Setup of run A:
// mips
module mips(
	input        	clk, reset,
	output	[31:0]	pc,
	input 	[31:0]	instr,
	output			memwrite,
	output	[31:0]	aluout, writedata,
	input 	[31:0]	readdata,
	input	[ 4:0]	dispSel,
	output	[31:0]	dispDat );
Size in the first run: about 13000 cells after synthesis, about 1100 flip-flops, ~0.10 mm^2 of cells after synthesis.
clock: 8.84 ns
lec_check: 0
abc_area: 1
cap_margin: 20
core_margin: 2
core_utilization: 70
place_density: 0.65
setup_slack_margin: 2.32
slew_margin: 20
run.sh (not shown) runs the stock make flow with config.mk's settings and CLKGATE_MAP_FILE=.
For run A, the flow was terminated by a tool error in global routing (5_1_grt) and produced no final design.
--- input diff run A..run B ---
==> flow/config.mk <==
export PLATFORM = sky130hd
export DESIGN_NAME = mips
export DESIGN_NICKNAME = mips
export VERILOG_FILES = /design/flow/design.v
export SDC_FILE = /design/flow/constraint.sdc
export NUM_CORES = 4
export LEC_CHECK = 0
export CAP_MARGIN = 20
export CORE_MARGIN = 2
export CORE_UTILIZATION = 72
export CTS_CLUSTER_DIAMETER = 400
export CTS_CLUSTER_SIZE = 94
export PLACE_DENSITY = 0.39
export SLEW_MARGIN = 20
==> flow/constraint.sdc <==
create_clock -name core_clock -period 12.3 [get_ports {clk}]
set_input_delay 2.4600 -clock core_clock [delete_from_list [all_inputs] [get_ports {clk}]]
set_output_delay 2.4600 -clock core_clock [all_outputs]
set_load 0.01 [all_outputs]
==> comparison <==
Area reported by Yosys stat, run A and run B: higher on run A. In the reports for run A and run B, the smaller cell total after placement belongs to run B. Compared with run A, run B shows a aoi/oai-family share of the synthesized area that is 14 points lower. Summary — number of buffers created by CTS, run B relative to run A: lower, by 104. Run B got as far as global routing (5_1_grt), where a tool error ended the run. Taking run A as the reference point, the synthesized cell count of run B falls by 4754. Horizontal die dimension in run B is 3.8% below run A. Run B vs run A — number of cell instances after yosys synthesis dropped by more than a quarter. Sort run A and run B by number of rows in the core area, ascending, and run B comes first.
The inputs of run C differ from those of run B as listed below.
-- flow/config.mk --
<<< run B, line 8
export CAP_MARGIN = 20
export CORE_MARGIN = 2
export CORE_UTILIZATION = 72
export CTS_CLUSTER_DIAMETER = 400
export CTS_CLUSTER_SIZE = 94
export PLACE_DENSITY = 0.39
export SLEW_MARGIN = 20
>>> run C, line 8
export CAP_MARGIN = 20
export CELL_PAD_IN_SITES_DETAIL_PLACEMENT = 2
export CELL_PAD_IN_SITES_GLOBAL_PLACEMENT = 2
export CORE_MARGIN = 2
export CORE_UTILIZATION = 20
export SLEW_MARGIN = 20
==> flow/constraint.sdc <==
create_clock -name core_clock -period 12.0 [get_ports {clk}]
set_input_delay 2.4000 -clock core_clock [delete_from_list [all_inputs] [get_ports {clk}]]
set_output_delay 2.4000 -clock core_clock [all_outputs]
set_load 0.01 [all_outputs]
Run C finished end to end and its layout was clean on timing, DRC and antenna. Of run C and run B, the higher post-detailed-placement half-perimeter wirelength belongs to run C. Run C against run B; die height is up by more than half. Looking at die size across run C and run B, the one that comes out higher is run C.
## Diff of input files: run D against run C
==> flow/config.mk <==
export PLATFORM = sky130hd
export DESIGN_NAME = mips
export DESIGN_NICKNAME = mips
export VERILOG_FILES = /design/flow/design.v
export SDC_FILE = /design/flow/constraint.sdc
export NUM_CORES = 4
export LEC_CHECK = 0
export ABC_AREA = 1
export CAP_MARGIN = 20
export CORE_MARGIN = 2
export CORE_UTILIZATION = 70
export PLACE_DENSITY = 0.66
export SETUP_SLACK_MARGIN = 2.32
export SLEW_MARGIN = 20
==> flow/constraint.sdc <==
create_clock -name core_clock -period 8.84 [get_ports {clk}]
set_input_delay 1.7680 -clock core_clock [delete_from_list [all_inputs] [get_ports {clk}]]
set_output_delay 1.7680 -clock core_clock [all_outputs]
set_load 0.01 [all_outputs]
Findings:
Of run C and run D, only run D fails to reach the end of the flow. Run D is listed as incomplete: the tool reported an error in global routing (5_1_grt) and the run ended there. Of run C and run D, run C shows the higher post-synthesis adder-cell area fraction, with run D below it. Going from run C to run D, cell total after placement grows by 0.73%. Initial core utilization: lower on run C. Going from run C to run D, post-synth net total went up about 50%, post-synthesis share of cell area spent on and, or, nand and nor gates went up 8.3 points, worst slack after detailed placement went down 0.70 ns.
### run D -> run E
-- flow/config.mk --
<<< run D, line 7
export LEC_CHECK = 0
export ABC_AREA = 1
export CAP_MARGIN = 20
export CORE_MARGIN = 2
export CORE_UTILIZATION = 70
export PLACE_DENSITY = 0.66
export SETUP_SLACK_MARGIN = 2.32
>>> run E, line 7
export LEC_CHECK = 0
export CAP_MARGIN = 20
export CORE_MARGIN = 2
export CORE_UTILIZATION = 58
export SETUP_SLACK_MARGIN = 2.32
[summary]
- In run E the implementation ran to completion but is not tape-out ready, as the final checks report negative setup slack.
- The higher die extent in y of run D and run E is in run E.
- Compared with run D, in run E HPWL after detailed placement now smaller, part of the Yosys area used for sequential elements now larger.
- Compared with run D, run E shows a area fraction in and, or, nand and nor cells that is 8.3 points lower.
- Run D → run E: post-synthesis compound-gate area fraction -14 points; average cell area after synthesis picked up an extra 4.2 um^2; effective utilization at floorplan fell 12 points.

---

== job 101 ==
The RTL this note starts from:
==> flow/design.v <==
module maindec(
	input	[ 5:0]	op,
	output			memtoreg, memwrite, branch, alusrc, regdst, regwrite, jump,
	output	[ 1:0]	aluop,
	output			mulORreg, pcORreg, hilo, dstOR31, jr, wehi, welo,
	input [5:0] funct);
	reg 	[ 15:0]	controls;
	assign {regwrite, regdst, alusrc, branch, memwrite, memtoreg, jump, aluop, 
				mulORreg, pcORreg, hilo, dstOR31, jr, wehi, welo} = controls;
	always @(*)
		case(op)
			6'b000000: begin
						  case(funct)
								6'b011001: controls <= 16'b0000000000000011;  
								6'b010010: controls <= 16'b1100000001010000;  
								6'b010000: controls <= 16'b1100000001000000;  
								6'b001000: controls <= 16'b0000000000000100;  
								default:	controls <=   16'b1100000100000000;    
						  endcase
						  end
			6'b100011: controls <= 16'b1010010000000000;  
			6'b101011: controls <= 16'b0010100000000000;  
			6'b000100: controls <= 16'b0001000010000000;  
			6'b001000: controls <= 16'b1010000000000000;  
			6'b000010: controls <= 16'b0000001000000000;  
			6'b000011: controls <= 16'b1000001000101000;  
			default:   controls <= 16'bxxxxxxxxxxxxxxxx;  
		endcase
endmodule
module aludec(
	input		[5:0]	funct,
	input		[1:0]	aluop,
	output reg	[2:0]	alucontrol );
	always @(*)
		case(aluop)
			2'b00: alucontrol <= 3'b010;   
			2'b01: alucontrol <= 3'b110;   
			default: case(funct)           
				6'b100000: alucontrol <= 3'b010;  
				6'b100010: alucontrol <= 3'b110;  
				6'b100100: alucontrol <= 3'b000;  
				6'b100101: alucontrol <= 3'b001;  
				6'b101010: alucontrol <= 3'b111;  
				default:   alucontrol <= 3'bxxx;  
			endcase
		endcase
endmodule
module alu(
	input		[31:0]	a, b, 
	input		[ 2:0]	alucont, 
	output reg	[31:0]	result,
	output			zero );
	wire	[31:0]	b2, sum, slt;
	assign b2 = alucont[2] ? ~b:b; 
	assign sum = a + b2 + alucont[2];
	assign slt = sum[31];
	always@(*)
		case(alucont[1:0])
			2'b00: result <= a & b;
			2'b01: result <= a | b;
			2'b10: result <= sum;
			2'b11: result <= slt;
		endcase
	assign zero = (result == 32'b0);
endmodule
module multiplier(
   input [31:0] a, b,
	output [63:0] c);
	assign c = a * b;
endmodule
module adder(
	input	[31:0]	a, b,
	output	[31:0]	y );
	assign y = a + b;
endmodule
module sl2(
	input	[31:0]	a,
	output	[31:0]	y );
	assign y = {a[29:0], 2'b00};
endmodule
module signext(
	input	[15:0]	a,
	output	[31:0]	y );
	assign y = {{16{a[15]}}, a};
endmodule
module Dreg(
   input clk, reset, we,
	input [31:0] d,
	output reg [31:0] q
);
	always@(posedge clk, posedge reset)
		if(reset) q <= 32'b0;
		else 
				if(we) q <= d;
				else q <= q;
endmodule
module flopr #(parameter WIDTH = 8) (
	input					clk, reset,
	input		[WIDTH-1:0]	d, 
	output reg	[WIDTH-1:0]	q);
	always @(posedge clk, posedge reset)
		if (reset) q <= 0;
		else       q <= d;
endmodule
module mux2 #(parameter WIDTH = 8) (
	input	[WIDTH-1:0]	d0, d1, 
	input				s, 
	output	[WIDTH-1:0]	y );
	assign y = s ? d1 : d0; 
endmodule
module regfile(	
	input			clk, 
	input			we3, 
	input 	[ 4:0]	ra1, ra2, wa3, 
	input	[31:0] 	wd3, 
	output 	[31:0] 	rd1, rd2,
	input	[ 4:0] 	ra4,
	output 	[31:0] 	rd4);
	reg		[31:0]	rf[31:0];
    always @(posedge clk)
        if (we3)
			if (~ wa3[4])
				rf[{0,wa3[3:0]}] <= wd3;
			else
				rf[{1,wa3[3:0]}] <= wd3;
	assign rd1 = (ra1 != 0) ? rf[ra1[4:0]] : 0;
	assign rd2 = (ra2 != 0) ? rf[ra2[4:0]] : 0;
	assign rd4 = (ra4 != 0) ? rf[ra4[4:0]] : 0;
endmodule
module controller(
	input	[5:0]	op, funct,
	input			zero,
	output			memtoreg, memwrite, pcsrc, alusrc, regdst, regwrite, jump,
	output	[2:0]	alucontrol,
	output			mulORreg, pcORreg, hilo, dstOR31, jr, wehi, welo);
	wire	[1:0]	aluop;
	wire			branch;
	maindec	md(op, memtoreg, memwrite, branch, alusrc, regdst, regwrite, jump, aluop,
					mulORreg, pcORreg, hilo, dstOR31, jr, wehi, welo, funct);
	aludec	ad(funct, aluop, alucontrol);
	assign pcsrc = branch & zero;
endmodule
module datapath(
	input			clk, reset, memtoreg, pcsrc, alusrc, regdst, regwrite, jump,
	input	[2:0]	alucontrol,
	output			zero,
	output	[31:0]	pc,
	input	[31:0]	instr,
	output	[31:0]	aluout, writedata,
	input	[31:0]	readdata,
	input	[ 4:0]	dispSel,
	output	[31:0]	dispDat,
	input mulORreg, pcORreg, hilo, dstOR31, jr, wehi, welo);
	wire [4:0]  writereg, writereg_result;
	wire [31:0] pcnext, pcnextbr, pcplus4, pcbranch, signimm, signimmsh, srca, srcb, memtoreg_result;
	wire[63:0] product;
	wire [31:0] outHi, outLo, outHiLo, mulORreg_result, pcORreg_result, jrmux_result;
	flopr #(32) pcreg(clk, reset, jrmux_result, pc);
	adder       pcadd1(pc, 32'b100, pcplus4);
	sl2         immsh(signimm, signimmsh);
	adder       pcadd2(pcplus4, signimmsh, pcbranch);
	mux2 #(32)  pcbrmux(pcplus4, pcbranch, pcsrc, pcnextbr);
	mux2 #(32)  pcmux(pcnextbr, {pcplus4[31:28], instr[25:0], 2'b00}, jump, pcnext);
	mux2 #(32)  JRmux(pcnext, srca, jr, jrmux_result);
	regfile		rf(clk, regwrite, instr[25:21], instr[20:16], writereg, pcORreg_result, srca, writedata, dispSel, dispDat);
	mux2 #(5)	wrmux(instr[20:16], instr[15:11], regdst, writereg_result);
	mux2 #(5)	dst31Mux(writereg_result, 5'd31, dstOR31, writereg);
	mux2 #(32)	resmux(aluout, readdata, memtoreg, memtoreg_result);
	mux2 #(32) mulregMux(memtoreg_result, outHiLo, mulORreg, mulORreg_result);
	mux2 #(32) PCregMux(mulORreg_result, pcplus4, pcORreg, pcORreg_result);
	signext		se(instr[15:0], signimm);
	mux2 #(32)	srcbmux(writedata, signimm, alusrc, srcb);
	alu			alu(srca, srcb, alucontrol, aluout, zero);
	multiplier mul(srca, srcb, product);
	Dreg dhi(clk, reset, wehi, product[63:32], outHi);
	Dreg dlo(clk, reset, welo, product[31:0], outLo);
	mux2 #(32) HiLomux(outHi, outLo, hilo, outHiLo);
endmodule
module mips(
	input        	clk, reset,
	output	[31:0]	pc,
	input 	[31:0]	instr,
	output			memwrite,
	output	[31:0]	aluout, writedata,
	input 	[31:0]	readdata,
	input	[ 4:0]	dispSel,
	output	[31:0]	dispDat );
	wire 			memtoreg, pcsrc, zero, alusrc, regdst, regwrite, jump;
	wire	[2:0] 	alucontrol;
	wire			mulORreg, pcORreg, hilo, dstOR31, jr, wehi, welo;
	controller c(instr[31:26], instr[5:0], zero,
				memtoreg, memwrite, pcsrc,
				alusrc, regdst, regwrite, jump,
				alucontrol,
				mulORreg, pcORreg, hilo, dstOR31, jr, wehi, welo);
	datapath dp(clk, reset, memtoreg, pcsrc,
				alusrc, regdst, regwrite, jump,
				alucontrol, zero, pc, instr, aluout, 
				writedata, readdata, dispSel, dispDat,
				mulORreg, pcORreg, hilo, dstOR31, jr, wehi, welo);
endmodule
clock: 12.0 ns
lec_check: 0
cap_margin: 35
cell_pad_in_sites_detail_placement: 2
cell_pad_in_sites_global_placement: 2
core_margin: 2
core_utilization: 20
gpl_timing_driven: 0
min_routing_layer: met1
slew_margin: 20
tns_end_percent: 15
Job 101 -> stages 100% | layout checks FAIL | negative setup slack
The following lists how job 102 was set up differently from job 101:
==> flow/config.mk <==
export PLATFORM = sky130hd
export DESIGN_NAME = mips
export DESIGN_NICKNAME = mips
export VERILOG_FILES = /design/flow/design.v
export SDC_FILE = /design/flow/constraint.sdc
export NUM_CORES = 4
export LEC_CHECK = 0
export CAP_MARGIN = 20
export CORE_MARGIN = 2
export CORE_UTILIZATION = 58
export SLEW_MARGIN = 20
export TNS_END_PERCENT = 5
==> flow/constraint.sdc <==
create_clock -name core_clock -period 10.3 [get_ports {clk}]
set_input_delay 2.0600 -clock core_clock [delete_from_list [all_inputs] [get_ports {clk}]]
set_output_delay 2.0600 -clock core_clock [all_outputs]
set_load 0.01 [all_outputs]
==> results <==
Job 102 vs. job 101: chip area from the yosys synthesis statistics stayed essentially flat; minimum setup slack after placement rose by 3.94 ns; post-layout instance count excluding filler cells fell by 27%.
Although job 102 finished all stages, its layout failed final checks on negative setup slack.
### job 102 -> job 103
--- a/flow/config.mk
+++ b/flow/config.mk
@@ -10 +10,4 @@
-export CORE_UTILIZATION = 58
+export CORE_UTILIZATION = 72
+export CTS_CLUSTER_SIZE = 47
+export PLACE_DENSITY = 0.64
+export SETUP_SLACK_MARGIN = 1.78
@@ -12 +14,0 @@
-export TNS_END_PERCENT = 5
==> flow/constraint.sdc <==
create_clock -name core_clock -period 6.4 [get_ports {clk}]
set_input_delay 1.2800 -clock core_clock [delete_from_list [all_inputs] [get_ports {clk}]]
set_output_delay 1.2800 -clock core_clock [all_outputs]
set_load 0.01 [all_outputs]
--- outcome ---
Complete run, failing final checks: job 102, reason negative setup slack.
Job 103 is listed as incomplete: the tool reported an error in 3_5_place_dp and the run ended there.
Compared with job 102, job 103 shows a global placer's final weighted congestion that is 7.3% higher.
Cmp job 102 and job 103 / height of the die / higher: job 102
Simple logic cell fraction of the synthesized area: job 102 vs job 103 identical
Number of buffer cells added on primary ports essentially unchanged between job 103 and job 102.
Compared with job 102, chip width in job 103 decreased by more than 10%.
As far as cell area after synthesis goes, job 103 and job 102 are indistinguishable; the numbers are identical.
Effective utilization at floorplan sits higher in job 103 than in job 102.
On mean instance size in the synthesized netlist, job 102 tracks job 103 almost exactly.
In the metrics for job 102 and job 103, the one carrying the lower total core area is job 103.
Row count for job 103: 11% down relative to job 102
Modified inputs, job 104 compared to job 103
--- a/flow/config.mk
+++ b/flow/config.mk
@@ -10,4 +10 @@
-export CORE_UTILIZATION = 72
-export CTS_CLUSTER_SIZE = 47
-export PLACE_DENSITY = 0.64
-export SETUP_SLACK_MARGIN = 1.78
+export CORE_UTILIZATION = 58
@@ -14,0 +12 @@
+export TNS_END_PERCENT = 5
==> flow/constraint.sdc <==
create_clock -name core_clock -period 9.73 [get_ports {clk}]
set_input_delay 1.9460 -clock core_clock [delete_from_list [all_inputs] [get_ports {clk}]]
set_output_delay 1.9460 -clock core_clock [all_outputs]
set_load 0.01 [all_outputs]
Findings:
Comparing job 104 against job 103, there is no change at all in fraction of synthesized area in multiplexers.
Each of job 104 and job 103 falls short of a clean finish.
Job 104 finished all stages; layout check result: FAIL, due to negative setup slack.
Number of rows created at floorplan delta for job 104 relative to job 103: 12% higher
Job 103 -> job 104: post-synthesis average cell area delta 0, exact match
Placeable core region for job 104: about 25% up relative to job 103
Job 104 against job 103: chip area in the Yosys report shows no meaningful change, die area saw an increase.
Diff job 103 -> job 104: floorplan utilization fell 14 points; vertical die dimension increased by 11% relative to the old numbers; number of synthesized register bits stayed essentially flat; horizontal die size up 11%; number of different library cells in the post-synthesis netlist now sits at about the same level.
